**design/flow/design.v**
```verilog
module MUX #(parameter LENGTH = 1) (
  input  [LENGTH-1:0] in_1, 
  input  [LENGTH-1:0] in_2, 
  input               select,
  output [LENGTH-1:0] out
);
  assign out = select == 1'b0 ? in_1 : in_2;
endmodule
module MUX3 #(parameter LENGTH = 1) (
  input  [LENGTH-1:0] in_1,
  input  [LENGTH-1:0] in_2,
  input  [LENGTH-1:0] in_3,
  input  [1:0]        select,
  output [LENGTH-1:0] out
);
  assign out = 
    select == 2'b00 ? in_1 :
    select == 2'b01 ? in_2 :
    in_3;
endmodule
module ALU(
  input             cin,
  input      [3:0]  exec_cmd,
  input      [31:0] val_1,
  input      [31:0] val_2,
  output     [3:0]  status_bits,
  output reg [31:0] alu_res
);
  reg v, cout;
  wire z, n;
  assign n = alu_res[31];
  assign z = (alu_res == 32'b0) ? 1'b1 : 1'b0;
  assign status_bits = {z, cout, n, v};
  always @(*) begin
    alu_res = 32'b0;
    cout = 1'b0;
    v = 1'b0;
    case(exec_cmd)
      4'b0001: begin
        alu_res = val_2;
      end
      4'b1001: begin
        alu_res = ~val_2;
      end
      4'b0010: begin
        { cout, alu_res } = val_1 + val_2;
        v = ((val_1[31] == val_2[31]) & (alu_res[31] == ~val_1[31]));
      end
      4'b0011: begin
        { cout, alu_res } = val_1 + val_2 + cin;
        v = ((val_1[31] == val_2[31]) & (alu_res[31] == ~val_1[31]));
      end
      4'b0100: begin
        { cout, alu_res } = { val_1[31], val_1 } - { val_2[31], val_2 };
        v = ((val_1[31] == ~val_2[31]) & (alu_res[31] == ~val_1[31]));
      end
      4'b0101: begin
        { cout, alu_res } = { val_1[31], val_1 } - { val_2[31], val_2 } - { 32'b0, ~cin };
        v = cout ^ alu_res[31];
      end
      4'b0110: begin
        alu_res = val_1 & val_2;
      end
      4'b0111: begin
        alu_res = val_1 | val_2;
      end
      4'b1000: begin
        alu_res = val_1 ^ val_2;
      end
    endcase
  end
endmodule
module Condition_Check (
  input      [3:0] cond,
  input      [3:0] status,
  output reg       result
);
  wire z, c, n, v;
  assign { z, c, n, v } = status;
  always @(*) begin
    result = 1'b0;
    case (cond)
      4'b0000: begin
        result = z;
      end
      4'b0001: begin
        result = ~z;
      end
      4'b0010: begin
        result = c;
      end
      4'b0011: begin
        result = ~c;
      end
      4'b0100: begin
        result = n;
      end
      4'b0101: begin
        result = ~n;
      end
      4'b0110: begin
        result = v;
      end
      4'b0111: begin
        result = ~v;
      end
      4'b1000: begin
        result = c & ~z;
      end
      4'b1001: begin
        result = ~c & z;
      end
      4'b1010: begin
        result = (n & v) | (~n & ~v);
      end
      4'b1011: begin
        result = (n & ~v) | (~n & v);
      end
      4'b1100: begin
        result = ~z & ((n & v) | (~n & ~v));
      end
      4'b1101: begin
        result = z & ((n & ~v) | (~n & v));
      end
      4'b1110: begin
        result = 1'b1;
      end
      default begin
        result = 1'b0;
      end
    endcase
  end
endmodule
module Control_Unit(
  input            s_in,
  input      [1:0] mode,
  input      [3:0] op_code,
  output reg       MEM_r_en,
  output reg       MEM_w_en,
  output reg       WB_en,
  output reg       s_out,
  output reg       b,
  output reg [3:0] exec_cmd
);
  always @(op_code, mode, s_in) begin
    exec_cmd = 4'b0000;
    MEM_r_en = 1'b0;
    MEM_w_en = 1'b0;
    WB_en = 1'b0;
    b = 1'b0;
    s_out = s_in;
    case (mode)
      2'b00: begin
        case (op_code)
          4'b1101: begin
            WB_en = 1'b1;
            exec_cmd = 4'b0001;
          end
          4'b1111: begin
            WB_en = 1'b1;
            exec_cmd = 4'b1001;
          end
          4'b0100: begin
            WB_en = 1'b1;
            exec_cmd = 4'b0010;
          end
          4'b0101: begin
            WB_en = 1'b1;
            exec_cmd = 4'b0011;
          end
          4'b0010: begin
            WB_en = 1'b1;
            exec_cmd = 4'b0100;
          end
          4'b0110: begin
            WB_en = 1'b1;
            exec_cmd = 4'b0101;
          end
          4'b0000: begin
            WB_en = 1'b1;
            exec_cmd = 4'b0110;
          end
          4'b1100: begin
            WB_en = 1'b1;
            exec_cmd = 4'b0111;
          end
          4'b0001: begin
            WB_en = 1'b1;
            exec_cmd = 4'b1000;
          end
          4'b1010: begin
            exec_cmd = 4'b0100;
          end
          4'b1000: begin
            exec_cmd = 4'b0110;
          end 
        endcase
      end
      2'b01: begin
        case (s_in)
          1'b1: begin
            MEM_r_en = 1'b1;
            exec_cmd = 4'b0010;
            WB_en = 1'b1;
          end
          1'b0: begin
            MEM_w_en = 1'b1;
            exec_cmd = 4'b0010;
          end
        endcase
      end
      2'b10: begin
        b = 1'b1;
      end
    endcase
  end
endmodule
module Val2_Generator(
  input             imm,
  input             MEM_write_or_read_en,
  input      [11:0] shift_operand,
  input      [31:0] rm,
  output reg [31:0] val_2
);
  always @(*) begin
    if (MEM_write_or_read_en) begin
      val_2 = { 20'b0, shift_operand };
    end
    else if (imm) begin
      val_2 = { 24'b0, shift_operand[7:0] };
      val_2 = { val_2, val_2 } >> { shift_operand[11:8], 1'b0 };
    end
    else begin
      if (shift_operand[6:5] == 2'b00)
        val_2 = rm << shift_operand[11:7];
      else if (shift_operand[6:5] == 2'b01)
        val_2 = rm >> shift_operand[11:7];
      else if (shift_operand[6:5] == 2'b10)
        val_2 = rm >>> shift_operand[11:7];
      else if (shift_operand[6:5] == 2'b11) begin
        val_2 = { rm, rm } >> shift_operand[11:7];
      end
      else
        val_2 = rm << shift_operand[11:7];
    end
  end
endmodule
module Register_File (
  input clk, rst, write_back_en,
  input [3:0] src_1, src_2, WB_dest,
  input [31:0] WB_result,
  output [31:0] reg_1, reg_2
);
  reg [31:0] registers[0:14];
  assign reg_1 = registers[src_1];
  assign reg_2 = registers[src_2];
  integer i;
  always @(negedge clk, posedge rst) begin
    if (rst) begin
      for (i = 0; i < 15; i = i + 1)
        registers[i] <= i;
    end
    else if (write_back_en) begin
      registers[WB_dest] = WB_result;
    end
    else begin
      for (i = 0; i < 15; i = i + 1)
        registers[i] <= registers[i];
    end
	end
endmodule
module Status_Register (
  input            clk,
  input            rst,
  input            s,
  input      [3:0] status_bits_in,
  output reg [3:0] status_bits_out
);
	always @(negedge clk, posedge rst) 
	begin
		if (rst) begin
		  status_bits_out <= 4'b0;
		end
		else if (s) begin
      status_bits_out <= status_bits_in;
    end
    else begin
      status_bits_out <= status_bits_out;
    end
	end
endmodule
module Forwarding_Unit (
  input enable,
  input [3:0] src_1, src_2,
  input [3:0] WB_dest, MEM_dest,
  input WB_wb_en, MEM_wb_en,
  output reg [1:0] sel_src_1, sel_src_2
);
  always @(*) begin
    sel_src_1 = 2'b00;
    sel_src_2 = 2'b00;
    if (enable) begin
      if (WB_wb_en == 1'b1) begin
        if (WB_dest == src_1) begin
          sel_src_1 = 2'b10;
        end
        if (WB_dest == src_2) begin
          sel_src_2 = 2'b10; 
        end 
      end
      if (MEM_wb_en == 1'b1) begin
        if (MEM_dest == src_1) begin
          sel_src_1 = 2'b01;
        end
        if (MEM_dest == src_2) begin
          sel_src_2 = 2'b01; 
        end
      end
    end
  end
endmodule
module Hazard_Detection_Unit(
  input forwarding_enable, EXE_WB_en, MEM_WB_en, two_src, EXE_MEM_r_en,
  input [3:0] src_1, src_2, EXE_dest, MEM_dest,
	output reg hazard_detected
);
  always @(*) begin
    hazard_detected = 1'b0;
    if (~forwarding_enable) begin
      if (src_1 == EXE_dest & EXE_WB_en == 1'b1)
        hazard_detected = 1'b1;
      else if (src_1 == MEM_dest & MEM_WB_en == 1'b1)
        hazard_detected = 1'b1;
      else if (src_2 == EXE_dest & EXE_WB_en == 1'b1 & two_src == 1'b1)
        hazard_detected = 1'b1;
      else if (src_2 == MEM_dest & MEM_WB_en == 1'b1 & two_src == 1'b1)
        hazard_detected = 1'b1;
      else
        hazard_detected = 1'b0;
    end
    else if (EXE_MEM_r_en) begin
      if (src_1 == EXE_dest & EXE_WB_en == 1'b1)
        hazard_detected = 1'b1;
      else if (src_2 == EXE_dest & EXE_WB_en == 1'b1 & two_src == 1'b1)
        hazard_detected = 1'b1;
      else
        hazard_detected = 1'b0;
    end
    else
      hazard_detected = 1'b0;
  end
endmodule
module PC (
  input             clk,
  input             rst,
  input             freeze,
  input      [31:0] pc_in,
  output reg [31:0] pc_out
);
  always @(posedge clk, posedge rst) begin
    if (rst) pc_out <= 32'b0;
    else if (freeze) pc_out <= pc_out;
    else pc_out <= pc_in;
  end
endmodule
module IF_Stage (
  input         clk,
  input         rst,
  input         freeze,
  input         branch_taken,
  input  [31:0] branch_addr,
  input  [31:0] instruction_in,
  output [31:0] pc,
  output [31:0] instruction_address,
  output [31:0] instruction
);
  wire[31:0] mux_in, mux_out, pc_increment, pc_in, pc_out;
  MUX #(.LENGTH(32)) mux (
    .in_1(mux_in),
    .in_2(branch_addr),
    .select(branch_taken),
    .out(mux_out)
  );
  PC pc_module(
    .clk(clk),
    .rst(rst),
    .freeze(freeze),
    .pc_in(pc_in),
    .pc_out(pc_out)
  );
  assign instruction_address = pc_out;
  assign instruction = instruction_in;
  assign pc_in = mux_out;
  assign pc_increment = pc_out + 4;
  assign mux_in = pc_increment;
  assign pc = pc_increment;
endmodule
module IF_Stage_Reg (
  input             clk,
  input             rst,
  input             freeze,
  input             flush,
  input      [31:0] pc_in,
  input      [31:0] instruction_in,
  output reg [31:0] pc_out,
  output reg [31:0] instruction_out
);
  always @(posedge clk, posedge rst) begin
    if (rst) begin
      pc_out <= 32'b0;
      instruction_out <= 32'b0;
    end
    else if (flush) begin
      pc_out <= 32'b0;
      instruction_out <= 32'b0;
    end
    else if (freeze) begin
      pc_out <= pc_out;
      instruction_out <= instruction_out;
    end
    else begin
      pc_out <= pc_in;
      instruction_out <= instruction_in;
    end
  end
endmodule 
module ID_Stage (
  input clk, rst, hazard, WB_wb_en,
  input [3:0] WB_dest, status,
  input [31:0] pc_in, instruction, WB_value,
  output two_src, imm_out, MEM_r_en_out, MEM_w_en_out, WB_enable_out, s_out, b_out,
  output [3:0] dest, exec_cmd_out, src_1, src_2,
  output [11:0] shift_operand,
  output [23:0] signed_immed_24,
  output [31:0] pc_out, val_rm, val_rn
);
  wire [3:0] mux_1_out;
  wire MEM_w_en;
  assign src_1 = instruction[19:16];  
  assign src_2 = mux_1_out;
  MUX #(.LENGTH(4)) mux_1 (
    .in_1(instruction[3:0]),  
    .in_2(instruction[15:12]),  
    .select(MEM_w_en),
    .out(mux_1_out)
  );
  Register_File register_file (
    .clk(clk),
    .rst(rst),
    .write_back_en(WB_wb_en),
    .src_1(instruction[19:16]),  
    .src_2(mux_1_out),
    .WB_dest(WB_dest),
    .WB_result(WB_value),
    .reg_1(val_rn),
    .reg_2(val_rm)
  );
  wire MEM_r_en, WB_enable, s, b;
  wire [3:0] exec_cmd;
  Control_Unit control_unit (
		.mode(instruction[27:26]),  
    .op_code(instruction[24:21]),  
		.s_in(instruction[20]),  
		.exec_cmd(exec_cmd),
		.MEM_r_en(MEM_r_en),
    .MEM_w_en(MEM_w_en),
		.WB_en(WB_enable),
    .s_out(s),
		.b(b)
	);
  wire [8:0] control_unit_out;
  assign control_unit_out = {
    exec_cmd,
    MEM_r_en,
    MEM_w_en,
    WB_enable,
    s,
    b
  };
  wire condition_check_out;
  Condition_Check condition_check (
    .cond(instruction[31:28]),  
    .status(status),
    .result(condition_check_out)
  );
  wire [8:0] mux_2_out;
  MUX #(.LENGTH(9)) mux_2 (
    .in_1(control_unit_out),
    .in_2(9'b0),
    .select((~condition_check_out) | hazard),
    .out(mux_2_out)
  );
  assign {
    exec_cmd_out,
    MEM_r_en_out,
    MEM_w_en_out,
    WB_enable_out,
    s_out,
    b_out
  } = mux_2_out;
  assign two_src = ~instruction[25] | MEM_w_en;
  assign pc_out = pc_in;
  assign imm_out = instruction[25];  
  assign dest = instruction[15:12];  
  assign shift_operand = instruction[11:0];  
  assign signed_immed_24 = instruction[23:0];  
endmodule
module ID_Stage_Reg (
  input clk, rst, flush, freeze, imm_in, MEM_r_en_in, MEM_w_en_in, WB_enable_in, s_in, b_in,
  input [3:0] status_in, exec_cmd_in, dest_in, src_1_in, src_2_in,
  input [11:0] shift_operand_in,
  input [23:0] signed_immed_24_in,
  input [31:0] pc_in, val_rm_in, val_rn_in, 
  output reg imm_out, MEM_r_en_out, MEM_w_en_out, WB_enable_out, s_out, b_out,
  output reg [3:0] status_out, exec_cmd_out, dest_out, src_1_out, src_2_out,
  output reg [11:0] shift_operand_out,
  output reg [23:0] signed_immed_24_out,
  output reg [31:0] pc_out, val_rm_out, val_rn_out
);
  always @(posedge clk, posedge rst) begin
    if (rst) begin
      status_out <= 4'b0;
      imm_out <= 1'b0;
      MEM_r_en_out <= 1'b0;
      MEM_w_en_out <= 1'b0;
      WB_enable_out <= 1'b0;
      s_out <= 1'b0;
      b_out <= 1'b0;
      exec_cmd_out <= 4'b0;
      dest_out <= 4'b0;
      src_1_out <= 32'b0;
      src_2_out <= 32'b0;
      shift_operand_out <= 12'b0;
      signed_immed_24_out <= 24'b0;
      pc_out <= 32'b0;
      val_rm_out <= 32'b0;
      val_rn_out <= 32'b0;
    end
    else if (flush & ~freeze) begin
      status_out <= 4'b0;
      imm_out <= 1'b0;
      MEM_r_en_out <= 1'b0;
      MEM_w_en_out <= 1'b0;
      WB_enable_out <= 1'b0;
      s_out <= 1'b0;
      b_out <= 1'b0;
      exec_cmd_out <= 4'b0;
      dest_out <= 4'b0;
      src_1_out <= 32'b0;
      src_2_out <= 32'b0;
      shift_operand_out <= 12'b0;
      signed_immed_24_out <= 24'b0;
      pc_out <= 32'b0;
      val_rm_out <= 32'b0;
      val_rn_out <= 32'b0;
    end
    else if (freeze) begin
      status_out <= status_out;
      imm_out <= imm_out;
      MEM_r_en_out <= MEM_r_en_out;
      MEM_w_en_out <= MEM_w_en_out;
      WB_enable_out <= WB_enable_out;
      s_out <= s_out;
      b_out <= b_out;
      exec_cmd_out <= exec_cmd_out;
      dest_out <= dest_out;
      src_1_out <= src_1_out;
      src_2_out <= src_2_out;
      shift_operand_out <= shift_operand_out;
      signed_immed_24_out <= signed_immed_24_out;
      pc_out <= pc_out;
      val_rm_out <= val_rm_out;
      val_rn_out <= val_rn_out;
    end
    else begin
      status_out <= status_in;
      imm_out <= imm_in;
      MEM_r_en_out <= MEM_r_en_in;
      MEM_w_en_out <= MEM_w_en_in;
      WB_enable_out <= WB_enable_in;
      s_out <= s_in;
      b_out <= b_in;
      exec_cmd_out <= exec_cmd_in;
      dest_out <= dest_in;
      src_1_out <= src_1_in;
      src_2_out <= src_2_in;
      shift_operand_out <= shift_operand_in;
      signed_immed_24_out <= signed_immed_24_in;
      pc_out <= pc_in;
      val_rm_out <= val_rm_in;
      val_rn_out <= val_rn_in;
    end
  end
endmodule 
module EXE_Stage (
  input clk, rst, MEM_r_en_in, MEM_w_en_in, WB_en_in, imm,
  input [1:0] sel_src_1, sel_src_2,
  input [3:0] status, exec_cmd, dest_in,
  input [11:0] shift_operand,
  input [23:0] signed_immed_24,
  input [31:0] val_rm_in, val_rn, pc_in, WB_value, MEM_alu_res,
  output WB_en_out, MEM_r_en_out, MEM_w_en_out, branch_taken,
  output [31:0] branch_address, alu_res,
  output [3:0] status_bits,
  output [31:0] val_rm_out,
  output [3:0] dest_out
);
  wire MEM_write_or_read_en;
  wire [31:0] val_1, val_2, mux_2_out;
  assign MEM_r_en_out = MEM_r_en_in;
  assign MEM_w_en_out = MEM_w_en_in;
  assign WB_en_out = WB_en_in;
  assign dest_out = dest_in;
  assign val_rm_out = mux_2_out;
  assign MEM_write_or_read_en = MEM_r_en_in | MEM_w_en_in;
  MUX3 #(.LENGTH(32)) mux_1 (
    .in_1(val_rn),
    .in_2(MEM_alu_res),
    .in_3(WB_value),
    .select(sel_src_1),
    .out(val_1)
  );
  MUX3 #(.LENGTH(32)) mux_2 (
    .in_1(val_rm_in),
    .in_2(MEM_alu_res),
    .in_3(WB_value),
    .select(sel_src_2),
    .out(mux_2_out)
  );
  Val2_Generator val2_generator(
    .rm(mux_2_out),
    .shift_operand(shift_operand),
    .imm(imm),
    .MEM_write_or_read_en(MEM_write_or_read_en),
    .val_2(val_2)
  );
  ALU alu(
    .val_1(val_1), 
    .val_2(val_2),
    .exec_cmd(exec_cmd),
    .cin(status[2]),
    .alu_res(alu_res),
    .status_bits(status_bits)
  );
  assign branch_address = pc_in + { { 6{ signed_immed_24[23] } }, signed_immed_24, 2'b0 };
endmodule
module EXE_Stage_Reg (
  input             clk,
  input             rst,
  input             freeze,
  input             WB_en_in,
  input             MEM_r_en_in,
  input             MEM_w_en_in,
  input      [3:0]  dest_in,
  input      [31:0] alu_res_in,
  input      [31:0] val_rm_in,
  output reg        WB_en_out,
  output reg        MEM_r_en_out,
  output reg        MEM_w_en_out,
  output reg [3:0]  dest_out,
  output reg [31:0] alu_res_out,
  output reg [31:0] val_rm_out
);
  always @(posedge clk, posedge rst) begin
    if (rst) begin
      WB_en_out <= 1'b0;
      MEM_r_en_out <= 1'b0;
      MEM_w_en_out <= 1'b0;
      alu_res_out <= 32'b0;
      val_rm_out <= 32'b0;
      dest_out <= 4'b0;
    end
    else if (freeze) begin
      WB_en_out <= WB_en_out;
      MEM_r_en_out <= MEM_r_en_out;
      MEM_w_en_out <= MEM_w_en_out;
      alu_res_out <= alu_res_out;
      val_rm_out <= val_rm_out;
      dest_out <= dest_out;
    end
    else begin
      WB_en_out <= WB_en_in;
      MEM_r_en_out <= MEM_r_en_in;
      MEM_w_en_out <= MEM_w_en_in;
      alu_res_out <= alu_res_in;
      val_rm_out <= val_rm_in;
      dest_out <= dest_in;
    end
  end
endmodule
module SRAM_Controller(
  input clk, rst, write_en, read_en,
  input [31:0] address, write_data,
  output ready, SRAM_UB_N, SRAM_LB_N, SRAM_WE_N, SRAM_CE_N, SRAM_OE_N,
  output [16:0] SRAM_ADDR,
  output [31:0] read_data,
  output [31:0] SRAM_DQ_OUT,
  input  [31:0] SRAM_DQ_IN
);
  assign SRAM_UB_N = 1'b0;
  assign SRAM_LB_N = 1'b0;
  assign SRAM_CE_N = 1'b0;
  assign SRAM_OE_N = 1'b0;
  wire [31:0] base_address;
  assign base_address = address - 1024;
  wire [16:0] final_address;
  assign final_address = base_address[17:2];
  reg [1:0] present_state, next_state;
  parameter IDLE_STATE = 2'b00, READ_STATE = 2'b01, WRITE_STATE = 2'b10;
  reg [2:0] sram_counter, sram_next_counter;
  always @(posedge clk, posedge rst) begin
    if (rst) begin
      present_state <= 0;
      sram_counter <= 0;
    end
    else begin
      present_state <= next_state;
      sram_counter <= sram_next_counter;
    end
  end
  always @(*) begin
    next_state <= (present_state == IDLE_STATE && read_en) 
      ? READ_STATE 
      : (present_state == IDLE_STATE && write_en) 
        ? WRITE_STATE 
        : (present_state == READ_STATE && sram_counter != 3'd5) 
          ? READ_STATE 
          : (present_state == WRITE_STATE && sram_counter != 3'd5) 
            ? WRITE_STATE 
            : IDLE_STATE;
    sram_next_counter <= (present_state == READ_STATE && sram_counter != 3'd5) 
      ? sram_counter + 1 
      : (present_state == WRITE_STATE && sram_counter != 3'd5) 
        ? sram_counter + 1 
        : 3'b0;
  end
  assign ready = (present_state == READ_STATE && sram_counter != 3'd5) 
    ? 1'b0 
    : (present_state == WRITE_STATE && sram_counter != 3'd5) 
      ? 1'b0 
      : ((present_state == IDLE_STATE) && (read_en || write_en)) 
        ? 1'b0 
        : 1'b1;
  assign SRAM_DQ_OUT = write_data;
  assign SRAM_WE_N = (present_state == WRITE_STATE && sram_counter != 3'd5) ? 1'b0 : 1'b1;
  assign SRAM_ADDR = final_address;
  assign read_data = SRAM_DQ_IN;
endmodule
module MEM_Stage (
  input clk, rst, WB_en_in, MEM_r_en_in, MEM_w_en,
  input [3:0] dest_in,
  input [31:0] alu_res_in, val_rm,
  output WB_en_out, MEM_r_en_out, SRAM_WE_N, ready,
  output [16:0] SRAM_ADDR, 
  output [3:0] dest_out,
  output [31:0] data_mem_out, alu_res_out,
  output [31:0] SRAM_DQ_OUT,
  input  [31:0] SRAM_DQ_IN
);
  wire [3:0] SRAM_controller;
  assign alu_res_out = alu_res_in;
  assign WB_en_out = WB_en_in;
  assign MEM_r_en_out = MEM_r_en_in;
  assign dest_out = dest_in;
  SRAM_Controller sram_controller (
    .clk(clk), 
    .rst(rst), 
    .write_en(MEM_w_en), 
    .read_en(MEM_r_en_in),
    .address(alu_res_in), 
    .write_data(val_rm),
    .ready(ready), 
    .SRAM_UB_N(SRAM_controller[0]), 
    .SRAM_LB_N(SRAM_controller[1]), 
    .SRAM_WE_N(SRAM_WE_N), 
    .SRAM_CE_N(SRAM_controller[2]), 
    .SRAM_OE_N(SRAM_controller[3]),
    .SRAM_ADDR(SRAM_ADDR),
    .read_data(data_mem_out),
    .SRAM_DQ_OUT(SRAM_DQ_OUT),
    .SRAM_DQ_IN(SRAM_DQ_IN)
);
endmodule
module MEM_Stage_Reg (
  input clk, rst, freeze, WB_en_in, MEM_r_en_in, 
  input [3:0] dest_in,
  input [31:0] alu_res_in, data_mem_in,
  output reg WB_en_out, MEM_r_en_out, 
  output reg [3:0] dest_out,
  output reg [31:0] alu_res_out, data_mem_out
);
  always @(posedge clk, posedge rst) begin
    if (rst) begin
      WB_en_out <= 1'b0;
      MEM_r_en_out <= 1'b0;
      alu_res_out <= 32'b0;
      dest_out <= 4'b0;
      data_mem_out <= 32'b0;
    end
    else if (freeze) begin
      WB_en_out <= WB_en_out;
      MEM_r_en_out <= MEM_r_en_out;
      alu_res_out <= alu_res_out;
      dest_out <= dest_out;
      data_mem_out <= data_mem_out;
    end
    else begin
      WB_en_out <= WB_en_in;
      MEM_r_en_out <= MEM_r_en_in;
      alu_res_out <= alu_res_in;
      dest_out <= dest_in;
      data_mem_out <= data_mem_in;
    end
  end
endmodule
module WB_Stage(
	input         clk,
	input         rst,
	input         MEM_r_en,
	input  [31:0] alu_res,
	input  [31:0] data_mem,
	output [31:0] WB_value
);
  MUX #(.LENGTH(32)) mux (
    .in_1(alu_res),
    .in_2(data_mem),
    .select(MEM_r_en),
    .out(WB_value)
  );
endmodule
module ARM (
  input         clk,
  input         rst,
  output [31:0] IMEM_ADDR,
  input  [31:0] IMEM_DATA,
  output        SRAM_WE_N,
  output [16:0] SRAM_ADDR,
  output [31:0] SRAM_DQ_OUT,
  input  [31:0] SRAM_DQ_IN
);
  wire [3:0] SW = 4'b1000;
  wire branch_taken, s, WB_en, hazard, SRAM_freeze;
  wire [1:0] sel_src_1, sel_src_2;
  wire [3:0] status_bits, WB_dest, src_1, src_2, forwarding_src_1, forwarding_src_2;
  wire [31:0] branch_address, WB_value, MEM_alu_res_in;
  wire [31:0] IF_pc_out, IF_instruction_out;
  IF_Stage if_stage (
    .clk(clk),
    .rst(rst),
    .freeze(hazard | ~SRAM_freeze),
    .branch_taken(branch_taken),
    .branch_addr(branch_address),
    .instruction_in(IMEM_DATA),
    .pc(IF_pc_out),
    .instruction_address(IMEM_ADDR),
    .instruction(IF_instruction_out)
  );
  wire [31:0] ID_pc_in, ID_instruction_in;
  IF_Stage_Reg if_stage_reg (
    .clk(clk),
    .rst(rst),
    .freeze(hazard | ~SRAM_freeze),
    .flush(branch_taken),
    .pc_in(IF_pc_out),
    .instruction_in(IF_instruction_out),
    .pc_out(ID_pc_in),
    .instruction_out(ID_instruction_in)
  );
  wire ID_two_src, ID_imm, ID_MEM_r_en, ID_MEM_w_en, ID_WB_enable, ID_s, ID_b;
  wire [3:0] ID_dest, ID_exec_cmd;
  wire [11:0] ID_shift_operand;
  wire [23:0] ID_signed_immed_24;
  wire [31:0] ID_pc_out, ID_val_rm, ID_val_rn;
  ID_Stage id_stage (
    .clk(clk),
    .rst(rst),
    .hazard(hazard),
    .WB_value(WB_value),
    .WB_wb_en(WB_en),
    .status(status_bits),
    .WB_dest(WB_dest),
    .pc_in(ID_pc_in),
    .instruction(ID_instruction_in),
    .two_src(ID_two_src),
    .imm_out(ID_imm),
    .MEM_r_en_out(ID_MEM_r_en),
    .MEM_w_en_out(ID_MEM_w_en),
    .WB_enable_out(ID_WB_enable),
    .s_out(ID_s),
    .b_out(ID_b),
    .dest(ID_dest),
    .exec_cmd_out(ID_exec_cmd),
    .src_1(src_1),
    .src_2(src_2),
    .shift_operand(ID_shift_operand),
    .signed_immed_24(ID_signed_immed_24),
    .pc_out(ID_pc_out),
    .val_rm(ID_val_rm),
    .val_rn(ID_val_rn)
  );
  wire EXE_MEM_r_en_in, EXE_MEM_w_en_in, EXE_WB_enable_in, EXE_imm;
  wire [3:0] EXE_status, EXE_cmd, EXE_dest_in;
  wire [11:0] EXE_shift_operand;
  wire [23:0] EXE_signed_immed_24;
  wire [31:0] EXE_pc_in, EXE_val_rm_in, EXE_val_rn;
  ID_Stage_Reg id_stage_reg (
    .clk(clk),
    .rst(rst),
    .flush(branch_taken),
    .freeze(~SRAM_freeze),
    .status_in(status_bits),
    .imm_in(ID_imm),
    .MEM_r_en_in(ID_MEM_r_en), 
    .MEM_w_en_in(ID_MEM_w_en), 
    .WB_enable_in(ID_WB_enable), 
    .s_in(ID_s), 
    .b_in(ID_b),
    .exec_cmd_in(ID_exec_cmd), 
    .dest_in(ID_dest),
    .src_1_in(src_1),
    .src_2_in(src_2),
    .shift_operand_in(ID_shift_operand),
    .signed_immed_24_in(ID_signed_immed_24),
    .pc_in(ID_pc_out),
    .val_rm_in(ID_val_rm), 
    .val_rn_in(ID_val_rn),
    .status_out(EXE_status), 
    .imm_out(EXE_imm), 
    .MEM_r_en_out(EXE_MEM_r_en_in), 
    .MEM_w_en_out(EXE_MEM_w_en_in), 
    .WB_enable_out(EXE_WB_enable_in), 
    .s_out(s), 
    .b_out(branch_taken),
    .exec_cmd_out(EXE_cmd),
    .dest_out(EXE_dest_in),
    .src_1_out(forwarding_src_1),
    .src_2_out(forwarding_src_2),
    .shift_operand_out(EXE_shift_operand),
    .signed_immed_24_out(EXE_signed_immed_24),
    .pc_out(EXE_pc_in),
    .val_rm_out(EXE_val_rm_in), 
    .val_rn_out(EXE_val_rn)
  );
  wire EXE_WB_en_out, EXE_MEM_r_en_out, EXE_MEM_w_en_out;
  wire [3:0] EXE_status_bits, EXE_dest_out;
  wire [31:0] EXE_alu_res, EXE_val_rm_out;
  EXE_Stage exe_stage (
    .clk(clk), 
    .rst(rst), 
    .MEM_r_en_in(EXE_MEM_r_en_in), 
    .MEM_w_en_in(EXE_MEM_w_en_in), 
    .WB_en_in(EXE_WB_enable_in), 
    .imm(EXE_imm), 
    .sel_src_1(sel_src_1), 
    .sel_src_2(sel_src_2),
    .status(EXE_status),
    .exec_cmd(EXE_cmd), 
    .dest_in(EXE_dest_in),
    .shift_operand(EXE_shift_operand),
    .signed_immed_24(EXE_signed_immed_24),
    .val_rm_in(EXE_val_rm_in), 
    .val_rn(EXE_val_rn), 
    .pc_in(EXE_pc_in),
    .WB_value(WB_value), 
    .MEM_alu_res(MEM_alu_res_in),
    .WB_en_out(EXE_WB_en_out), 
    .MEM_r_en_out(EXE_MEM_r_en_out), 
    .MEM_w_en_out(EXE_MEM_w_en_out), 
    .branch_taken(branch_taken), 
    .branch_address(branch_address), 
    .alu_res(EXE_alu_res),
    .status_bits(EXE_status_bits),
    .val_rm_out(EXE_val_rm_out),
    .dest_out(EXE_dest_out)
  );
  Status_Register status_register (
    .clk(clk), 
    .rst(rst),
    .s(s),
    .status_bits_in(EXE_status_bits),
    .status_bits_out(status_bits)
  );
  wire MEM_r_en_in, MEM_w_en, MEM_WB_en_in;
  wire [3:0] MEM_dest_in;
  wire [31:0] MEM_val_rm;
  EXE_Stage_Reg exe_stage_reg (
    .clk(clk), 
    .rst(rst), 
    .freeze(~SRAM_freeze),
    .WB_en_in(EXE_WB_en_out), 
    .MEM_r_en_in(EXE_MEM_r_en_out),
    .MEM_w_en_in(EXE_MEM_w_en_out),
    .dest_in(EXE_dest_out),
    .alu_res_in(EXE_alu_res),
    .val_rm_in(EXE_val_rm_out),
    .WB_en_out(MEM_WB_en_in), 
    .MEM_r_en_out(MEM_r_en_in), 
    .MEM_w_en_out(MEM_w_en),
    .dest_out(MEM_dest_in),
    .alu_res_out(MEM_alu_res_in), 
    .val_rm_out(MEM_val_rm)
  );
  wire MEM_WB_en_out, MEM_r_en_out;
  wire [3:0] MEM_dest_out;
  wire [31:0] MEM_alu_res_out, data_mem_out;
  MEM_Stage mem_stage (
    .clk(clk), 
    .rst(rst), 
    .WB_en_in(MEM_WB_en_in), 
    .MEM_r_en_in(MEM_r_en_in), 
    .MEM_w_en(MEM_w_en), 
    .dest_in(MEM_dest_in),
    .alu_res_in(MEM_alu_res_in), 
    .val_rm(MEM_val_rm),
    .ready(SRAM_freeze),
    .SRAM_WE_N(SRAM_WE_N),
    .SRAM_ADDR(SRAM_ADDR),
    .WB_en_out(MEM_WB_en_out), 
    .MEM_r_en_out(MEM_r_en_out), 
    .dest_out(MEM_dest_out),
    .data_mem_out(data_mem_out), 
    .alu_res_out(MEM_alu_res_out),
    .SRAM_DQ_OUT(SRAM_DQ_OUT),
    .SRAM_DQ_IN(SRAM_DQ_IN)
  );
  wire WB_MEM_r_en;
  wire [31:0] WB_alu_res, WB_data_mem;
  MEM_Stage_Reg mem_stage_reg (
    .clk(clk), 
    .rst(rst), 
    .freeze(~SRAM_freeze),
    .WB_en_in(MEM_WB_en_out), 
    .MEM_r_en_in(MEM_r_en_out), 
    .dest_in(MEM_dest_out),
    .alu_res_in(MEM_alu_res_out), 
    .data_mem_in(data_mem_out),
    .WB_en_out(WB_en), 
    .MEM_r_en_out(WB_MEM_r_en), 
    .alu_res_out(WB_alu_res),
    .dest_out(WB_dest),
    .data_mem_out(WB_data_mem)
  );
  WB_Stage wb_stage (
    .clk(clk),
    .rst(rst),
    .MEM_r_en(WB_MEM_r_en),
    .alu_res(WB_alu_res),
    .data_mem(WB_data_mem),
    .WB_value(WB_value)
  );
  Hazard_Detection_Unit hazard_detection_unit (
    .forwarding_enable(SW[3]),
    .EXE_WB_en(EXE_WB_en_out),
    .MEM_WB_en(MEM_WB_en_out),
    .two_src(ID_two_src),
    .EXE_MEM_r_en(EXE_MEM_r_en_in),
    .src_1(src_1),
    .src_2(src_2),
    .EXE_dest(EXE_dest_out),
    .MEM_dest(MEM_dest_out),
    .hazard_detected(hazard)
  );
  Forwarding_Unit forwarding_unit (
    .enable(SW[3]),
    .src_1(forwarding_src_1), 
    .src_2(forwarding_src_2),
    .WB_dest(WB_dest), 
    .MEM_dest(MEM_dest_out),
    .WB_wb_en(WB_en), 
    .MEM_wb_en(MEM_WB_en_out),
    .sel_src_1(sel_src_1), 
    .sel_src_2(sel_src_2)
  );
endmodule
```
**design/flow/run.sh**
```bash
#!/bin/bash
# the make line also repeats each setting of config.mk as NAME=value (left out here)
make -C /OpenROAD-flow-scripts/flow DESIGN_CONFIG=/design/flow/config.mk WORK_HOME=/design/flow/orfs CLKGATE_MAP_FILE= finish
```
**design/flow/config.mk**
```make
export PLATFORM = sky130hd
export DESIGN_NAME = ARM
export DESIGN_NICKNAME = ARM
export VERILOG_FILES = /design/flow/design.v
export SDC_FILE = /design/flow/constraint.sdc
export NUM_CORES = 4
export LEC_CHECK = 0
export CAP_MARGIN = 20
export CORE_MARGIN = 2
export CORE_UTILIZATION = 26
export GPL_ROUTABILITY_DRIVEN = 1
export GPL_TIMING_DRIVEN = 0
export HOLD_SLACK_MARGIN = -0.0
export MAX_ROUTING_LAYER = met4
export MIN_ROUTING_LAYER = met1
export SETUP_SLACK_MARGIN = 2.83
export SLEW_MARGIN = 30
export TNS_END_PERCENT = 30
```
**design/flow/constraint.sdc**
```tcl
create_clock -name core_clock -period 20.0 [get_ports {clk}]
set_input_delay 4.0000 -clock core_clock [delete_from_list [all_inputs] [get_ports {clk}]]
set_output_delay 4.0000 -clock core_clock [all_outputs]
set_load 0.01 [all_outputs]
```
==> run summary, run 1 <==
run status = complete, no violations
GR Overflow Total = 0
HPWL Detailed = 267,000 um
R2R Setup Slk = 1.76 ns
RD Place Congestion = 1.07
main area contributors = dfrtn_1 21%, dfrtp_1 17%, nand2_1 6.8%, a21oi_1 5.7%, nor2_1 5.0%
Placed Instances = 9,755
DR vias/cell = 6.11
yosys warns = 15
vias in the first global route = 59,569
most area-hungry cell type in the Yosys netlist = dfrtn_1
Min-Delay Startpoint = id_stage.register_file.registers[0][22]
Async S/R FF share, synth = 100%
final tally of hold violations = 0
Worst path slowest cell = nor4_4
Clk pin slew, worst setup/hold paths = 0.06 ns
mapped cell area = 0.0555 mm2
Crit path top cell by count = nor4_4
first-pass GRT wire length = 492,000 um
largest fanout on the critical path = 10
drt drc = 0
Yosys top cell area share = 20.6%
max-cap check violation count = 0
area fraction in compound gates = 26.3%
Worst-Margin Slew = 1.18 ns
endpoints failing setup = 0
CP Class = reg2reg
worst hold endpoint = id_stage.register_file.registers[0][22]
critical path startpoint = id_stage_reg.src_2_out[0]
WP buf/inv = 6
Post-Layout Cell Count = 10,233
clk sinks = 862
initial antenna violation count = 26
adder share = 3.24%
worst hold slack = 0.447 ns
Hold WC Path Type = reg2reg
RSZ-0062 raised after global routing = yes
Die Width = 466 um
post-synthesis sequential area ratio = 39.0%
Hold Path Depth = 2
Placement Cell Area = 0.0619 mm2
Syn Area/Cell = 8.24 um2
startpoint types = flip-flop
Hold Buf Count CTS = 0
instance count of the mapped netlist = 6,734
Simple-Gate Fraction of Synth Area = 18.9%
CTS tree = yes
setup TNS = 0 ns
root buffer cell = clkbuf_16
critical path depth = 31
yosys stat chip area = 0.0555 mm2
Log Warnings = 127
GRT Total Usage = 33.1%
post-route ant nets = 0
fp_density = 26.2%
Synth Register Bits = 862
CTS Buf Count = 105
Synth mux share = 4.54%
Post-synth top flop = dfrtn_1
largest net degree at the start of global routing = 32
FF-to-FF path depth = 31
row count = 169
io pins = 148
Nets = 7,509
crit path to = status_register.status_bits_out[3]
XOR Share, Synth = 3.02%
number of port buffers = 146
clock tree buffer depth = 3
H-Tree Depth = 3
post-synthesis cell type count = 101
Post-synth top cells = 1,000 x nand2_1, 738 x nor2_1, 635 x a21oi_1
DIE AREA = 0.217 mm2
EDFF count, synth = 0
WP data required = 10.70 ns
DRC violation total after the first TritonRoute iteration = 9,945
Worst slew margin = 21.3%
drt first pass iters = 8
area growth from synthesis to layout = 28.2%
Die Ht = 466 um
syn_nets = 6,942
Worst R2R Start = id_stage_reg.src_2_out[0]
Arrival @ worst endpoint = 8.95 ns
most numerous cell in the Yosys netlist = nand2_1
final wirelength = 360,000 um
Routed WL per cell = 35.2 um
Skew-Pair Late Insertion Delay = 0.78 ns
Layout Skew = 0.0811 ns
comb area leader = AND-OR/OR-AND gates
Core Footprint = 0.212 mm2
fillcell total = 22,076
Slew Limit Fails = 0
yosys cell count = 6,734
post-route cell area = 0.0711 mm2
critical path's top delay family = simple AND/OR/NAND/NOR gates
Setup crit end kind = flip-flop
max incr delay on CP = 0.58 ns
vias = 62,505
Critical R2R Capture = status_register.status_bits_out[3]
what timing repair did:
action,in CTS,in global routing
pin swaps,148,21
buffers inserted,213,14
endpoints found under the setup margin,4,4
resized,745,45
gates cloned,4,0
per-layer routing:
layer / GRT usage (%) / up-vias / routed length, um
met2: 47.7 / 4405 / 152000
met1: 39.4 / 31026 / 136000
li1: - / 25742 / -
met3: 9.13 / 1332 / 39400
met4: 24.3 / 0 / 33700
met5: - / - / 0
per-stage QoR:
stage	setup WS, ns	utilization (%)
2_1_floorplan	-5.50	-
3_3_place_gp	-11.24	28.5
3_5_place_dp	-1.90	29.2
4_1_cts	2.14	33.3
5_1_grt	1.67	33.5
6_report	1.76	33.5
cell type report:
cell class	count	area [um2]	area share (%)
multi-input cells	5165	34300	48.3
plain buffers	554	2830	3.98
flip-flops and latches	862	21600	30.4
well taps	2821	3530	4.96
clock inverters	82	787	1.11
clock buffers	145	3050	4.28
diodes	19	47.5	0.0669
repair buffers	433	4350	6.11
inverters	152	588	0.827
==> inputs of run 2 (changes only) <==
- ABC_AREA: not set -> 1
- CAP_MARGIN: 20 -> 0
- CELL_PAD_IN_SITES_DETAIL_PLACEMENT: not set -> 0
- CORE_UTILIZATION: 26 -> 37
- CTS_CLUSTER_SIZE: not set -> 39
- GPL_ROUTABILITY_DRIVEN: 1 -> 0
- GPL_TIMING_DRIVEN: 0 -> not set
- HOLD_SLACK_MARGIN: -0.0 -> not set
- MIN_ROUTING_LAYER: met1 -> met2
- SETUP_SLACK_MARGIN: 2.83 -> 4.01
- SLEW_MARGIN: 30 -> 15
- TNS_END_PERCENT: 30 -> not set
- clock period: 20.0 -> 21.0 ns (I/O delays scaled with it)
==> run summary, run 2 <==
Die Width = 396 um
Async S/R FF share, synth = 100%
adder share = 3.16%
GR Overflow Total = 905
XOR Share, Synth = 1.08%
GRT Total Usage = 73.1%
Syn Area/Cell = 6.96 um2
Die Ht = 396 um
clock tree buffer depth = 3
Synth mux share = 0%
Simple-Gate Fraction of Synth Area = 27.1%
Post-synth top cells = 1,985 x nand2_1, 965 x inv_1, 941 x o21ai_0
clk sinks = 862
HPWL Detailed = 181,000 um
Post-synth top flop = dfrtn_1
run status = did not finish
Hold Buf Count CTS = 0
mapped cell area = 0.0570 mm2
Core Footprint = 0.154 mm2
H-Tree Depth = 3
DIE AREA = 0.157 mm2
Placed Instances = 10,033
row count = 144
CTS Buf Count = 96
EDFF count, synth = 0
yosys stat chip area = 0.0570 mm2
yosys cell count = 8,188
area fraction in compound gates = 20.5%
number of port buffers = 146
post-synthesis sequential area ratio = 37.9%
fp_density = 37.1%
instance count of the mapped netlist = 8,188
post-synthesis cell type count = 67
Stopped at = global routing (5_1_grt)
Synth Register Bits = 862
main area contributors = dfrtn_1 20%, dfrtp_1 17%, nand2_1 13%, o21ai_0 8.3%, nand3_1 6.8%
Log Error = [ERROR GRT-0116] Global routing finished with congestion. Check the congestion regions in the DRC Viewer.
Yosys top cell area share = 20.0%
syn_nets = 8,396
io pins = 148
yosys warns = 15
most area-hungry cell type in the Yosys netlist = dfrtn_1
comb area leader = simple AND/OR/NAND/NOR gates
most numerous cell in the Yosys netlist = nand2_1
root buffer cell = clkbuf_16
==> run 2: metal layers <==
| metal | GRT overflow | global-route usage [%] |
|---|---|---|
| met4 | 114 | 57.9 |
| met3 | 623 | 79.3 |
| met5 | - | - |
| met2 | 168 | 75.4 |
| met1 | - | - |
==> run 2: what timing repair did <==
action / CTS
gates cloned: 8
setup buffers: 48
setup endpoints to repair: 4
pin swaps: 32
gates resized: 196
==> run 2: through the flow <==
| stage | cell area (um2) | worst slack [ns] | hold slack (ns) |
|---|---|---|---|
| 2_1_floorplan | 57000 | -5.20 | 0.414 |
| 3_3_place_gp | 60300 | 2.52 | 0.426 |
| 3_5_place_dp | 60300 | 2.45 | 0.433 |
| 4_1_cts | 65000 | 3.99 | 0.434 |
==> inputs of run 3 (changes only) <==
- ABC_AREA: 1 -> not set
- CAP_MARGIN: 0 -> 40
- CELL_PAD_IN_SITES_DETAIL_PLACEMENT: 0 -> not set
- CORE_UTILIZATION: 37 -> 26
- CTS_CLUSTER_SIZE: 39 -> not set
- GPL_ROUTABILITY_DRIVEN: 0 -> not set
- MAX_ROUTING_LAYER: met4 -> not set
- MIN_ROUTING_LAYER: met2 -> not set
- SETUP_SLACK_MARGIN: 4.01 -> 1.0
- SLEW_MARGIN: 15 -> 30
- clock period: 21.0 -> 28.5 ns (I/O delays scaled with it)
==> run summary, run 3 <==
run status = complete, no violations
endpoints failing setup = 0
WP buf/inv = 2
final tally of hold violations = 0
most area-hungry cell type in the Yosys netlist = dfrtn_1
Arrival @ worst endpoint = 10.69 ns
max incr delay on CP = 0.85 ns
R2R Setup Slk = 4.27 ns
Log Warnings = 134
comb area leader = AND-OR/OR-AND gates
Hold Path Depth = 2
Skew-Pair Late Insertion Delay = 0.78 ns
crit path to = status_register.status_bits_out[3]
post-synthesis sequential area ratio = 39.0%
vias = 56,185
Die Ht = 466 um
clock tree buffer depth = 3
CTS tree = yes
clk sinks = 862
Post-synth top cells = 1,000 x nand2_1, 738 x nor2_1, 635 x a21oi_1
CTS Buf Count = 93
fp_density = 26.2%
critical path depth = 28
DIE AREA = 0.217 mm2
RD Place Congestion = 1.09
largest net degree at the start of global routing = 195
adder share = 3.24%
FF-to-FF path depth = 28
drt first pass iters = 8
root buffer cell = clkbuf_16
Setup crit end kind = flip-flop
max-cap check violation count = 0
XOR Share, Synth = 3.02%
post-synthesis cell type count = 101
Critical R2R Capture = status_register.status_bits_out[3]
H-Tree Depth = 3
post-CTS setup repair buffer count = 0
largest fanout on the critical path = 68
area growth from synthesis to layout = 15.5%
yosys warns = 15
row count = 169
CP Class = reg2reg
Routed WL per cell = 26.8 um
Synth Register Bits = 862
Core Footprint = 0.212 mm2
post-route ant nets = 0
syn_nets = 6,942
setup TNS = 0 ns
mapped cell area = 0.0555 mm2
Worst slew margin = 32.5%
Layout Skew = 0.135 ns
vias in the first global route = 53,106
Die Width = 466 um
Hold Buf Count CTS = 0
io pins = 148
Nets = 6,890
number of port buffers = 146
yosys stat chip area = 0.0555 mm2
DR vias/cell = 5.86
Syn Area/Cell = 8.24 um2
EDFF count, synth = 0
HPWL Detailed = 174,000 um
initial antenna violation count = 7
critical path's top delay family = AND-OR/OR-AND gates
critical path startpoint = mem_stage_reg.dest_out[1]
WP data required = 14.96 ns
Post-synth top flop = dfrtn_1
worst hold endpoint = id_stage.register_file.registers[0][21]
area fraction in compound gates = 26.3%
first-pass GRT wire length = 373,000 um
drt drc = 0
post-place setup slack = 4.70 ns
Clk pin slew, worst setup/hold paths = 0.06 ns
Worst R2R Start = mem_stage_reg.dest_out[1]
Worst path slowest cell = o311ai_0
DRC violation total after the first TritonRoute iteration = 7,789
main area contributors = dfrtn_1 21%, dfrtp_1 17%, nand2_1 6.8%, a21oi_1 5.7%, nor2_1 5.0%
Worst-Margin Slew = 1.01 ns
final wirelength = 257,000 um
GR Overflow Total = 0
Post-CTS Resized = 0
final worst slack = 4.27 ns
Async S/R FF share, synth = 100%
RSZ-0062 raised after global routing = no
startpoint types = flip-flop
Min-Delay Startpoint = id_stage.register_file.registers[0][21]
yosys cell count = 6,734
most numerous cell in the Yosys netlist = nand2_1
Yosys top cell area share = 20.6%
GRT Total Usage = 22.9%
Slew Limit Fails = 0
Synth mux share = 4.54%
Simple-Gate Fraction of Synth Area = 18.9%
Hold WC Path Type = reg2reg
instance count of the mapped netlist = 6,734
## run 3: metal layers
metal | vias up | part of all wire, % | global-route usage (%)
li1 | 24351 | - | -
met2 | 3447 | 44 | 34.9
met4 | 4 | 7.2 | 14.2
met5 | - | 0.010 | 0
met3 | 878 | 10 | 5.28
met1 | 27505 | 39 | 29.3
## run 3: metrics by stage
step | util (%) | hold WS [ns] | area, um2 | instances
floorplan | - | 0.427 | 55500 | 6734
global placement | 28.3 | 0.440 | 60000 | 9328
detailed placement | 28.5 | 0.448 | 60500 | 9360
CTS | 30.0 | 0.448 | 63700 | 9562
global route | 30.2 | 0.474 | 64100 | 9584
finish | 30.2 | 0.448 | 64100 | 9585
## run 3: area by class of cell
| type | count | area [um2] |
|---|---|---|
| well taps | 2821 | 3530 |
| fillers | 22195 | 148000 |
| inverters | 152 | 579 |
| multi-input cells | 5165 | 31400 |
| repair buffers | 380 | 3700 |
| clock buffers | 132 | 2650 |
| flip-flops and latches | 862 | 21600 |
| clock inverters | 71 | 602 |
| diodes | 2 | 5.00 |
==> inputs of run 4 (changes only) <==
- CORE_UTILIZATION: 26 -> 65
- clock period: 28.5 -> 15.5 ns (I/O delays scaled with it)
==> run summary, run 4 <==
XOR Share, Synth = 3.02%
RSZ-0062 raised after global routing = yes
Crit path top cell by count = buf_4
largest net degree at the start of global routing = 195
startpoint types = flip-flop
Yosys top cell area share = 20.6%
Hold Buf Count CTS = 0
Die Ht = 296 um
post-synthesis sequential area ratio = 39.0%
largest fanout on the critical path = 31
yosys cell count = 6,734
CTS tree = yes
final wirelength = 259,000 um
final worst slack = -0.0513 ns
Synth Register Bits = 862
Core Footprint = 0.0849 mm2
Worst slew margin = 32.3%
Simple-Gate Fraction of Synth Area = 18.9%
WP data required = 8.24 ns
critical path depth = 31
Worst path slowest cell = mux4_2
Post-Layout Cell Count = 8,469
worst hold endpoint = id_stage.register_file.registers[0][23]
CTS Buf Count = 89
comb area leader = AND-OR/OR-AND gates
Worst R2R Start = id_stage_reg.src_2_out[0]
Clk pin slew, worst setup/hold paths = 0.07 ns
most area-hungry cell type in the Yosys netlist = dfrtn_1
yosys warns = 15
HPWL Detailed = 170,000 um
drt drc = 0
DIE AREA = 0.0877 mm2
vias = 63,711
Slew Limit Fails = 0
Skew-Pair Late Insertion Delay = 0.74 ns
Log Warnings = 141
clock tree buffer depth = 3
crit path to = status_register.status_bits_out[0]
most numerous cell in the Yosys netlist = nand2_1
DR vias/cell = 7.52
area growth from synthesis to layout = 22.0%
post-synthesis cell type count = 101
mapped cell area = 0.0555 mm2
Post-synth top flop = dfrtn_1
Nets = 7,443
DR top layer = met5
Layout Skew = 0.114 ns
post-place setup slack = -0.289 ns
instance count of the mapped netlist = 6,734
H-Tree Depth = 3
FF-to-FF path depth = 31
max-cap check violation count = 0
Hold WC Path Type = reg2reg
critical path's top delay family = simple AND/OR/NAND/NOR gates
EDFF count, synth = 0
RD Place Congestion = 1.20
Die Width = 296 um
max incr delay on CP = 0.56 ns
GRT Total Usage = 57.4%
main area contributors = dfrtn_1 21%, dfrtp_1 17%, nand2_1 6.8%, a21oi_1 5.7%, nor2_1 5.0%
Fail Reasons = setup timing
Async S/R FF share, synth = 100%
post-route cell area = 0.0677 mm2
CP Class = reg2reg
Arrival @ worst endpoint = 8.29 ns
DRC violation total after the first TritonRoute iteration = 12,543
area fraction in compound gates = 26.3%
Placed Instances = 8,184
Placement Cell Area = 0.0624 mm2
post-route ant nets = 0
row count = 107
adder share = 3.24%
Critical R2R Capture = status_register.status_bits_out[0]
met3 WL = 44,600 um
final tally of hold violations = 0
Setup crit end kind = flip-flop
fp_density = 65.4%
initial antenna violation count = 19
R2R Setup Slk = -0.05 ns
endpoints failing setup = 1
drt first pass iters = 15
vias in the first global route = 59,984
run status = failed layout checks
clk sinks = 862
first-pass GRT wire length = 376,000 um
yosys stat chip area = 0.0555 mm2
Post-synth top cells = 1,000 x nand2_1, 738 x nor2_1, 635 x a21oi_1
GR Overflow Total = 0
Syn Area/Cell = 8.24 um2
Synth mux share = 4.54%
Worst-Margin Slew = 1.01 ns
syn_nets = 6,942
met2 WL post-DR = 101,000 um
Hold Path Depth = 2
critical path startpoint = id_stage_reg.src_2_out[0]
Routed WL per cell = 30.6 um
root buffer cell = clkbuf_16
Min-Delay Startpoint = id_stage.register_file.registers[0][23]
io pins = 148
number of port buffers = 146
wire length on met1 = 84,100 um
WP buf/inv = 6
fillcell total = 5,344
==> run 4: layout make-up <==
type	instances	area [um2]	area share, %
Sequential cell	862	21600	32.0
Multi-Input combinational cell	5165	32700	48.4
Clock buffer	134	2710	4.00
Clock inverter	62	544	0.804
Inverter	152	578	0.854
Antenna cell	13	32.5	0.0481
Tap cell	1144	1430	2.12
Timing Repair Buffer	937	8020	11.8
==> run 4: repair_timing <==
action	CTS	global route
pin swaps	50	52
gates resized	122	126
setup endpoints to repair	4	4
cloned	2	1
setup buffers	44	14
==> run 4: per-layer routing <==
layer  GRT usage [%]  vias to the layer above
li1                -                    25505
met1            69.4                    29667
met2            78.3                     6342
met3            26.6                     2177
met4            46.1                       20
met5           0.443                        -
==> run 4: stage by stage <==
stage | setup TNS [ns] | hold WS [ns] | utilization, %
floorplan | -3227.71 | 0.427 | -
global placement | -1.24 | 0.439 | 73.4
detailed placement | -0.801 | 0.448 | 73.5
CTS | 0 | 0.451 | 78.6
global route | -0.421 | 0.474 | 79.7
finish | -0.0513 | 0.454 | 79.7
==> inputs of run 5 (changes only) <==
- CAP_MARGIN: 40 -> 20
- CELL_PAD_IN_SITES_DETAIL_PLACEMENT: not set -> 0
- CORE_UTILIZATION: 65 -> 57
- CTS_CLUSTER_DIAMETER: not set -> 263
- GPL_ROUTABILITY_DRIVEN: not set -> 1
- GPL_TIMING_DRIVEN: not set -> 1
- HOLD_SLACK_MARGIN: not set -> -0.03
- PLACE_DENSITY_LB_ADDON: not set -> 0.1
- SETUP_SLACK_MARGIN: 1.0 -> not set
- SLEW_MARGIN: 30 -> 25
- clock period: 15.5 -> 20.5 ns (I/O delays scaled with it)
==> run summary, run 5 <==
FF-to-FF path depth = 28
CP Class = reg2reg
clock tree buffer depth = 3
Hold Path Depth = 2
most area-hungry cell type in the Yosys netlist = dfrtn_1
EDFF count, synth = 0
crit path to = status_register.status_bits_out[3]
CTS tree = yes
Post-Layout Cell Count = 8,048
DR vias/cell = 7.16
Skew-Pair Late Insertion Delay = 0.72 ns
R2R Setup Slk = 0.56 ns
Placed Instances = 7,840
Async S/R FF share, synth = 100%
endpoints failing setup = 0
CTS Buf Count = 91
Slew Limit Fails = 0
Post-synth top flop = dfrtn_1
Core Footprint = 0.0966 mm2
vias = 57,644
initial antenna violation count = 13
critical path's top delay family = AND-OR/OR-AND gates
HPWL Detailed = 172,000 um
RSZ-0062 raised after global routing = no
post-synthesis sequential area ratio = 39.0%
XOR Share, Synth = 3.02%
yosys warns = 15
largest net degree at the start of global routing = 156
mapped cell area = 0.0555 mm2
DIE AREA = 0.0998 mm2
area fraction in compound gates = 26.3%
run status = complete, no violations
Simple-Gate Fraction of Synth Area = 18.9%
Hold WC Path Type = reg2reg
largest fanout on the critical path = 24
Clk pin slew, worst setup/hold paths = 0.06 ns
most numerous cell in the Yosys netlist = nand2_1
root buffer cell = clkbuf_16
worst hold slack = 0.452 ns
startpoint types = flip-flop
io pins = 148
RD Place Congestion = 1.15
Placement Cell Area = 0.0586 mm2
vias in the first global route = 54,086
Nets = 6,898
first-pass GRT wire length = 364,000 um
Min-Delay Startpoint = id_stage.register_file.registers[8][8]
fillcell total = 8,132
Crit path top cell by count = o21ai_0
clk sinks = 862
max-cap check violation count = 0
critical path depth = 28
Worst path slowest cell = o41ai_4
yosys stat chip area = 0.0555 mm2
max incr delay on CP = 0.72 ns
post-route ant nets = 0
area growth from synthesis to layout = 11.7%
Synth Register Bits = 862
row count = 114
register area = 0.0216 mm2
Post-synth top cells = 1,000 x nand2_1, 738 x nor2_1, 635 x a21oi_1
drt drc = 0
critical path startpoint = mem_stage_reg.dest_out[1]
main area contributors = dfrtn_1 21%, dfrtp_1 17%, nand2_1 6.8%, a21oi_1 5.7%, nor2_1 5.0%
drt first pass iters = 14
post-synthesis cell type count = 101
comb area leader = AND-OR/OR-AND gates
Yosys top cell area share = 20.6%
H-Tree Depth = 3
worst hold endpoint = id_stage.register_file.registers[8][8]
syn_nets = 6,942
instance count of the mapped netlist = 6,734
Die Width = 316 um
Routed WL per cell = 31.3 um
WP data required = 10.89 ns
final wirelength = 252,000 um
post-route cell area = 0.0620 mm2
Arrival @ worst endpoint = 10.33 ns
yosys cell count = 6,734
number of port buffers = 146
Worst slew margin = 12.5%
WP buf/inv = 3
Critical R2R Capture = status_register.status_bits_out[3]
Setup crit end kind = flip-flop
DRC violation total after the first TritonRoute iteration = 9,385
Layout Skew = 0.0858 ns
Worst-Margin Slew = 1.30 ns
adder share = 3.24%
Worst R2R Start = mem_stage_reg.dest_out[1]
Die Ht = 316 um
Syn Area/Cell = 8.24 um2
GRT Total Usage = 49.4%
Synth mux share = 4.54%
GR Overflow Total = 0
Log Warnings = 134
fp_density = 57.4%
final tally of hold violations = 0
logic area = 0.0315 mm2
## run 5: metrics by stage
stage	utilization [%]	setup TNS, ns	setup slack (ns)
global placement	60.6	0	1.01
CTS	64.1	0	0.625
detailed placement	60.7	0	0.732
global route	64.2	0	0.0376
floorplan	-	-2501.71	-5.35
finish	64.2	0	0.564
## run 5: repair_timing
item | in CTS | in global routing
hold buffers | 0 | 0
gates resized | 0 | 1
setup endpoints to repair | 0 | 3
setup buffers | 0 | 5
## run 5: per-layer routing
layer	track usage, %	up-vias	part of all wire (%)
li1	-	24401	-
met1	61.8	27349	35
met2	71.0	4510	41
met3	16.1	1366	14
met4	37.6	18	9.9
met5	0	-	0.049
## run 5: cell type report
type,count,share of cell area [%]
multi-input cells,5166,50.8
flip-flops and latches,862,34.9
repair buffers,389,5.44
clock buffers,143,4.60
well taps,1276,2.58
inverters,152,0.935
clock inverters,56,0.763
diodes,4,0.0161
==> inputs of run 6 (changes only) <==
- CELL_PAD_IN_SITES_DETAIL_PLACEMENT: 0 -> not set
- CORE_UTILIZATION: 57 -> 58
- CTS_CLUSTER_DIAMETER: 263 -> not set
- CTS_CLUSTER_SIZE: not set -> 43
- GPL_ROUTABILITY_DRIVEN: 1 -> not set
- GPL_TIMING_DRIVEN: 1 -> not set
- HOLD_SLACK_MARGIN: -0.03 -> not set
- PLACE_DENSITY_LB_ADDON: 0.1 -> not set
- SETUP_SLACK_MARGIN: not set -> -0.62
- SLEW_MARGIN: 25 -> 20
- clock period: 20.5 -> 10.5 ns (I/O delays scaled with it)
==> run summary, run 6 <==
drt first pass iters = 13
register area = 0.0216 mm2
Post-synth top flop = dfrtn_1
most area-hungry cell type in the Yosys netlist = dfrtn_1
post-layout util = 75.5%
endpoints failing setup = 4
WP data required = 5.88 ns
largest fanout on the critical path = 11
Fail Reasons = setup timing
DRC violation total after the first TritonRoute iteration = 11,006
Slew Limit Fails = 0
clock tree buffer depth = 3
Min-Delay Startpoint = id_stage.register_file.registers[0][24]
mapped cell area = 0.0555 mm2
Syn Area/Cell = 8.24 um2
startpoint types = flip-flop
Async S/R FF share, synth = 100%
vias = 63,971
DIE AREA = 0.0981 mm2
crit path to = status_register.status_bits_out[3]
final worst slack = -2.72 ns
R2R Setup Slk = -2.72 ns
instance count of the mapped netlist = 6,734
fp_density = 58.5%
RSZ-0062 raised after global routing = yes
Nets = 7,978
met2 WL post-DR = 107,000 um
fillcell total = 6,704
yosys warns = 15
first-pass GRT wire length = 388,000 um
Worst path slowest cell = mux4_2
Worst R2R Start = mem_stage_reg.dest_out[0]
wire length on met1 = 91,100 um
Layout Skew = 0.0920 ns
post-synthesis cell type count = 101
DR vias/cell = 7.02
critical path's top delay family = AND-OR/OR-AND gates
root buffer cell = clkbuf_16
row count = 113
clk sinks = 862
run status = failed layout checks
critical path depth = 31
max incr delay on CP = 0.53 ns
Die Ht = 313 um
max-cap check violation count = 0
Synth Register Bits = 862
met3 WL = 42,100 um
CTS Buf Count = 90
HPWL Detailed = 186,000 um
worst hold slack = 0.455 ns
CP Class = reg2reg
Worst slew margin = 19.3%
Clk pin slew, worst setup/hold paths = 0.06 ns
yosys stat chip area = 0.0555 mm2
Simple-Gate Fraction of Synth Area = 18.9%
vias in the first global route = 61,048
post-synthesis sequential area ratio = 39.0%
comb area leader = AND-OR/OR-AND gates
yosys cell count = 6,734
FF-to-FF path depth = 31
Critical R2R Capture = status_register.status_bits_out[3]
Hold WC Path Type = reg2reg
number of port buffers = 146
worst hold endpoint = id_stage.register_file.registers[0][24]
WP buf/inv = 7
Skew-Pair Late Insertion Delay = 0.72 ns
RD Place Congestion = 1.16
post-route ant nets = 0
Core Footprint = 0.0949 mm2
area growth from synthesis to layout = 29.1%
logic area = 0.0327 mm2
Arrival @ worst endpoint = 8.59 ns
critical path startpoint = mem_stage_reg.dest_out[0]
Hold Buf Count CTS = 0
Yosys top cell area share = 20.6%
adder share = 3.24%
largest net degree at the start of global routing = 195
CTS tree = yes
area fraction in compound gates = 26.3%
Post-synth top cells = 1,000 x nand2_1, 738 x nor2_1, 635 x a21oi_1
Synth mux share = 4.54%
Setup crit end kind = flip-flop
initial antenna violation count = 17
XOR Share, Synth = 3.02%
Log Warnings = 138
main area contributors = dfrtn_1 21%, dfrtp_1 17%, nand2_1 6.8%, a21oi_1 5.7%, nor2_1 5.0%
syn_nets = 6,942
Crit path top cell by count = o211ai_1
post-route cell area = 0.0716 mm2
final wirelength = 266,000 um
Die Width = 313 um
Worst-Margin Slew = 1.21 ns
EDFF count, synth = 0
Routed WL per cell = 29.2 um
Hold Path Depth = 2
GRT Total Usage = 52.7%
DR top layer = met5
Placement Cell Area = 0.0669 mm2
final tally of hold violations = 0
GR Overflow Total = 0
io pins = 148
H-Tree Depth = 3
drt drc = 0
most numerous cell in the Yosys netlist = nand2_1
run 6: cell type report:
type,count,area share [%]
diodes,8,0.0280
inverters,152,0.809
clock buffers,122,3.58
well taps,1265,2.21
flip-flops and latches,862,30.2
multi-input cells,5165,45.7
repair buffers,1471,16.5
clock inverters,73,0.978
run 6: through the flow:
stage	std cells	worst slack [ns]	setup TNS [ns]
final	9118	-2.72	-10.51
after global routing	9112	-2.81	-10.75
after detailed placement	8866	-2.87	-10.99
after floorplan	6734	-8.35	-5247.19
after global placement	8866	-2.97	-11.41
after CTS	9076	-2.67	-10.33
run 6: routing by layer:
layer | up-vias | track usage [%]
met5 | - | 0
met3 | 1726 | 20.5
met2 | 5586 | 74.8
met4 | 18 | 37.5
li1 | 26578 | -
met1 | 30063 | 65.6
run 6: what timing repair did:
action,CTS,global route
gates resized,66,157
pin swaps,31,56
buffers inserted,15,39
setup endpoints to repair,4,4
cloned,1,1
endpoints found under the hold margin,0,0
